== run C ==
==> flow/design.v (excerpt) <==
module CPU_6507(
	output [12:0] addr_bus,
	output reg [7:0] d_out,
	input [7:0] d_in,
	output reg wenb,
	input clk,
	input rstb,
	input rdy
);
reg [7:0] A;
reg [7:0] X;
reg [7:0] Y;
reg carry;
reg intr_disable;
reg overflow;
reg decimal;
reg [7:0] stack_ptr;
reg negative;
reg zero;
reg [15:0] PC;
reg [15:0] full_addr;
assign addr_bus = full_addr[12:0];
reg [7:0] addr_in_buff;
reg [7:0] I;
reg is_reset;
reg [3:0] phase;
wire [7:0] instr = phase == 1 ? d_in : I;
wire isNOP = instr == 8'hEA;
wire isLoadOrStore = instr[7:6] == 2'b10 && !isNOP && !(
		instr == 8'h90 ||
		instr == 8'hB0 ||
		instr[3:0] == 4'h8 ||
		instr[3:0] == 4'hA
	);
wire isLoad = isLoadOrStore && instr[5];
wire isStore = isLoadOrStore && !instr[5];
wire isJSR = instr == 8'h20;
wire isRTS = instr == 8'h60;
wire isRTI = instr == 8'h40;
wire isTransfer = instr == 8'h98 || instr == 8'hA8 || (instr[3:0] == 4'hA && instr[7:6] == 2'b10);
wire isBranch = instr[4:0] == 5'h10;
wire isJump = instr == 8'h4C || instr == 8'h6C;
wire isStack = ~instr[7] && instr[4:0] == 5'h08;
wire pull = instr[5];
wire isSpecial = (~instr[7] && instr[4:0] == 5'h18) || instr == 8'hB8 || instr == 8'hD8 || instr == 8'hF8;
wire isArith = !isLoadOrStore && !isNOP && !isTransfer && !isBranch && !isJump && !isTransfer && !isStack && !isSpecial;
wire isBreak = instr == 8'h00;
wire isImplied = instr[3:0] == 4'hA || instr[3:0] == 4'h8;
wire isImmediate = instr[4:0] == 5'h09 || instr[3:0] == 4'h02 || (instr[7] && ~instr[4] && instr[3:0] == 0); 
wire isIndexed = instr[4];
wire indexedByY = instr[3:0] == 4'h1 || instr[3:0] == 4'h9 || instr == 8'h96 || instr == 8'hB6 || instr == 8'hBE;
wire indexedIndirect = instr[4:0] == 5'h01;
wire indirectIndexed = instr[4:0] == 5'h11;
wire zeropage = (indexedIndirect || indirectIndexed || instr[3:2] == 2'b01) && !isImplied;
wire addr16 = !isImmediate && (instr[3:0] == 4'h9 || instr[3:2] == 2'b11 || instr == 8'h20) && !isImplied;
wire isCompare = (instr[7:5] == 3'b110 && instr[1:0] == 2'b01) || instr[3:0] == 4'h4 || instr[3:0] == 4'h0 || instr[3:0] == 4'hC;
wire isBit = instr == 8'h2C || instr == 8'h24;
  ...
Size in the first run: ~15000 um2 of cells after synthesis.
Settings: LEC_CHECK=0, CAP_MARGIN=20, CORE_MARGIN=2, CORE_UTILIZATION=71, PLACE_DENSITY_LB_ADDON=0.0, SETUP_SLACK_MARGIN=1.95, SLEW_MARGIN=20, TNS_END_PERCENT=5; clock period 6.74 ns.
run.sh (not shown) runs the stock make flow with config.mk's settings and CLKGATE_MAP_FILE=.
Status: run C FAILED at global routing (tool error)
[inputs] run D vs run C
- PLACE_DENSITY_LB_ADDON removed (was 0.0)
- TNS_END_PERCENT removed (was 5)
- SETUP_SLACK_MARGIN removed (was 1.95)
- CORE_UTILIZATION changed from 71 to 32
- the clock period (ns, I/O delays scaled along) changed from 6.74 to 8.2
Results
- On overall die area, run C beats run D.
- As far as Yosys chip area goes, run D and run C are indistinguishable; the numbers are identical.
- Going from run C to run D, placer's final routability congestion estimate shrank by more than 10%.
- As far as tally of unique sky130hd cells used after synthesis goes, run C and run D are indistinguishable; the numbers are identical.
- Run D completed end to end with timing, DRC and antenna clean.
- For total number of placement rows, dividing the value from run C by the value from run D gives 0.67.
- Compared with run C, in run D overall die width has increased, compound-gate portion of the synthesized area now sits at about the same level, count of instances resized after the clock tree is built shows a reduction of 62.
- Between run C and run D, the difference in instance area after placement is negligible.

try-fjord:
CPU_6507 again, from the RTL that the note above started with.
clock: 5.45 ns
lec_check: 0
cap_margin: 20
core_margin: 2
core_utilization: 64
cts_cluster_diameter: 28
setup_slack_margin: 0.8
slew_margin: 20
Tool error GRT-0232 stopped try-fjord during global routing; no final results.
### try-fjord -> try-amber
Settings: changing CORE_UTILIZATION from 64 to 61; removing SETUP_SLACK_MARGIN (formerly 0.8); changing CTS_CLUSTER_DIAMETER from 28 to 166; setting CTS_CLUSTER_SIZE to 100 for the first time; changing the clock period (ns, I/O delays scaled along) from 5.45 to 9.0.
--- outcome ---
The remaining runs in try-fjord and try-amber completed every stage, whereas try-fjord halted early.
For try-fjord, the flow was terminated by a tool error in global routing and produced no final design.
[diff] core box area, try-amber relative to try-fjord: regression
From try-fjord to try-amber, chip area from the yosys synthesis statistics did not move at all.
Comparing try-fjord against try-amber, there is no change at all in TritonCTS sink count.
Placer congestion estimate (lower): try-amber
Cmp try-amber vs try-fjord: chip footprint higher in try-amber
Looking at chip height across try-fjord and try-amber, the one that comes out lower is try-fjord.
Horizontal die dimension, try-fjord and try-amber: higher on try-amber
Compared with try-fjord, in try-amber count of hold-fix buffers inserted at cts level, number of placed instances, taps included moved down, post-detailed-placement cell area moved down.
Inputs modified between try-amber and try-harbor:
Settings: swapping 166 for 374 in CTS_CLUSTER_DIAMETER; putting ABC_AREA at 1 where nothing was set; swapping 61 for 65 in CORE_UTILIZATION; putting PLACE_DENSITY at 0.35 where nothing was set; swapping 9.0 for 6.73 in the clock period (ns, I/O delays scaled along).
Findings:
Routed length on met3: lower on try-amber. Compared with try-amber, try-harbor shows a buffers plus inverters on the worst setup path that is 1 higher. Between try-amber and try-harbor, the flow reports total net switching power increasing by more than half. From try-harbor to try-amber, total CTS buffers did not move at all. Compared with try-amber, in try-harbor wire length of the first global-routing pass fell 1.9 mm, floorplan core area fell 8.2%.
The following lists how try-raven was set up differently from try-harbor:
Settings: changing CTS_CLUSTER_DIAMETER from 374 to 95; removing CTS_CLUSTER_SIZE (formerly 100); changing CORE_UTILIZATION from 65 to 72; removing PLACE_DENSITY (formerly 0.35); changing the clock period (ns, I/O delays scaled along) from 6.73 to 4.45.
Notes after the runs:
- Comparing try-raven against try-harbor, there is no change at all in count of buffers inserted at the top-level ports.
- From try-raven to try-harbor, post-synthesis net count did not move at all.
- ~same H-tree level count in try-harbor and try-raven
- try-harbor -> try-raven: post-detailed-placement cell area increased by more than 10%
- From try-harbor to try-raven, cell area after synthesis did not move at all.
- Going from try-harbor to try-raven, the overall chip area was found to have gone down by about 9%.
- Compared with try-harbor, try-raven shows HPWL reported at the end of detailed placement higher by about 3.2%.
- FAIL: try-raven; every other run in try-harbor and try-raven is clean
- Compared with try-harbor, in try-raven synthesis area per yosys roughly the same; CTS buffer count roughly the same.
Power figures rest on the tool's default switching activity, not on a simulated workload.
